==> v32: inputs <==
// cache
module cache (
    input   logic           i_hclk,
    input   logic           i_hnreset,
    input   logic           i_hsel_m,
    input   logic   [31:0]  i_haddr_m,
    input   logic           i_hwrite_m,
    input   logic   [ 2:0]  i_hsize_m,
    input   logic   [ 2:0]  i_hburst_m,
    input   logic   [ 3:0]  i_hprot_m,
    input   logic   [ 1:0]  i_htrans_m,
    input   logic           i_hmastlock_m,
    input   logic           i_hready_m,
    input   logic   [31:0]  i_hwdata_m,
    output  logic           o_hready_m,
    output  logic           o_hresp_m,
    output  logic   [31:0]  o_hrdata_m,
    input   logic           i_nbypass,
    input   logic   [31:0]  i_climit,
    input   logic           i_d_cache_en,
    output  logic           o_hsel_sl,
    output  logic           o_hready_i_sl,
    output  logic   [31:0]  o_haddr_sl,
    output  logic           o_hwrite_sl,
    output  logic   [2:0]   o_hsize_sl,
    output  logic   [1:0]   o_htrans_sl,
    output  logic   [31:0]  o_hwdata_sl,
    input   logic   [31:0]  i_hrdata_sl,
    input   logic           i_hready_o_sl,
    input   logic           i_hresp_sl,
    output  logic           o_mem_en,
    output  logic           o_mem_we,
    output  logic   [7:0]   o_mem_addr,
    output  logic   [31:0]  o_mem_wdata,
    input   logic   [31:0]  i_mem_rdata
    );
==> flow/config.mk <==
export PLATFORM = sky130hd
export DESIGN_NAME = cache
export DESIGN_NICKNAME = cache
export VERILOG_FILES = /design/flow/design.v
export SDC_FILE = /design/flow/constraint.sdc
export NUM_CORES = 4
export LEC_CHECK = 0
export CAP_MARGIN = 20
export CELL_PAD_IN_SITES_DETAIL_PLACEMENT = 1
export CELL_PAD_IN_SITES_GLOBAL_PLACEMENT = 3
export CORE_MARGIN = 10
export CORE_UTILIZATION = 37
export GPL_ROUTABILITY_DRIVEN = 0
export HOLD_SLACK_MARGIN = 0.11
export PLACE_DENSITY_LB_ADDON = 0.17
export SLEW_MARGIN = 20
==> flow/constraint.sdc <==
create_clock -name core_clock -period 7.88 [get_ports {i_hclk}]
set_input_delay 1.5760 -clock core_clock [delete_from_list [all_inputs] [get_ports {i_hclk}]]
set_output_delay 1.5760 -clock core_clock [all_outputs]
set_load 0.01 [all_outputs]
run.sh (not shown) runs the stock make flow with config.mk's settings and CLKGATE_MAP_FILE=.
==> v33 (differences from v32) <==
==> flow/config.mk (replaced) <==
export PLATFORM = sky130hd
export DESIGN_NAME = cache
export DESIGN_NICKNAME = cache
export VERILOG_FILES = /design/flow/design.v
export SDC_FILE = /design/flow/constraint.sdc
export NUM_CORES = 4
export LEC_CHECK = 0
export ABC_AREA = 1
export CAP_MARGIN = 20
export CORE_MARGIN = 2
export CORE_UTILIZATION = 40
export HOLD_SLACK_MARGIN = 0.3
export SLEW_MARGIN = 30
==> flow/constraint.sdc (replaced) <==
create_clock -name core_clock -period 12.0 [get_ports {i_hclk}]
set_input_delay 2.4000 -clock core_clock [delete_from_list [all_inputs] [get_ports {i_hclk}]]
set_output_delay 2.4000 -clock core_clock [all_outputs]
set_load 0.01 [all_outputs]
==> out/results.txt <==
Part of the power in registers = 0.367
Post-synth seq share = 0.398
Worst setup margin = -944 ps
Violated checks = negative setup slack
# setup viols final = 81
Chip area = 72000 um2
Tool warnings = 43
Adder-cell share of the synthesized area = 0.0186
Yosys Chip Area = 22800 um2
Outcome = finished with violations
Clock buf/inv share = 0.0444
Antenna violations before repair = 5
Max Clk Rate = 0.113 GHz
(the above is from v32)
==> out/results.txt <==
Outcome = no timing/DRC/antenna violations
Post-synth seq share = 0.410
CTS tree = yes
# Cells Yosys = 3160
Antenna violations before repair = 4
Worst setup margin = 289 ps
Logic area = 10700 um2
Synth top area share = 0.409
# rows = 86
Die W = 239 um
Max Clk Rate = 0.0854 GHz
CP endpoint kind = output pin
Clock buf/inv share = 0.0528
Clk sinks = 363
Adder-cell share of the synthesized area = 0.0192
Chip area = 57300 um2
# setup viols final = 0
(the above is from v33)

* * *

==> sierra <==
Starting RTL as in the previous note.
Settings: LEC_CHECK=0, CAP_MARGIN=20, CORE_MARGIN=2, CORE_UTILIZATION=66, GPL_ROUTABILITY_DRIVEN=1, SETUP_SLACK_MARGIN=-0.46, SLEW_MARGIN=20; clock period 7.91 ns.
==> willow: changes against sierra <==
ABC_AREA = 1   (was not set)
CORE_UTILIZATION = 56   (was 66)
PLACE_DENSITY = 0.81   (was not set)
SETUP_SLACK_MARGIN = not set   (was -0.46)
==> flow/constraint.sdc (replaced) <==
create_clock -name core_clock -period 6.58 [get_ports {i_hclk}]
set_input_delay 1.3160 -clock core_clock [delete_from_list [all_inputs] [get_ports {i_hclk}]]
set_output_delay 1.3160 -clock core_clock [all_outputs]
set_load 0.01 [all_outputs]
==> comparison table <==
| quantity | sierra | willow |
|---|---|---|
| Run status | stopped before the end | stopped before the end |
| Last stage reached | global routing (5_1_grt) | global routing (5_1_grt) |
| Adder and majority cell fraction of the synthesized area | 0.0186 | 0.0192 |
| Cells after synthesis | 2679 | 3160 |
| Vertical die dimension | 190 um | 203 um |
| Worst slack at placement | -1500 ps | -2710 ps |
| Netlist cell types | 111 | 51 |
| Weighted congestion at the end of routability-driven global placement | 1.14 | 1.08 |
| Gates resized, CTS repair | 291 | 929 |
| Avg Cell Area, Syn | 8.52 sq um | 7.01 sq um |
| Cts bufs inserted | 39 | 41 |
| Area of the placeable core | 34300 sq um | 38800 sq um |
| Cell count listed in synth_stat.txt | 2679 | 3160 |
| Width of the die | 190 um | 203 um |
No activity file was given, so power comes from the tool's default toggle rates.
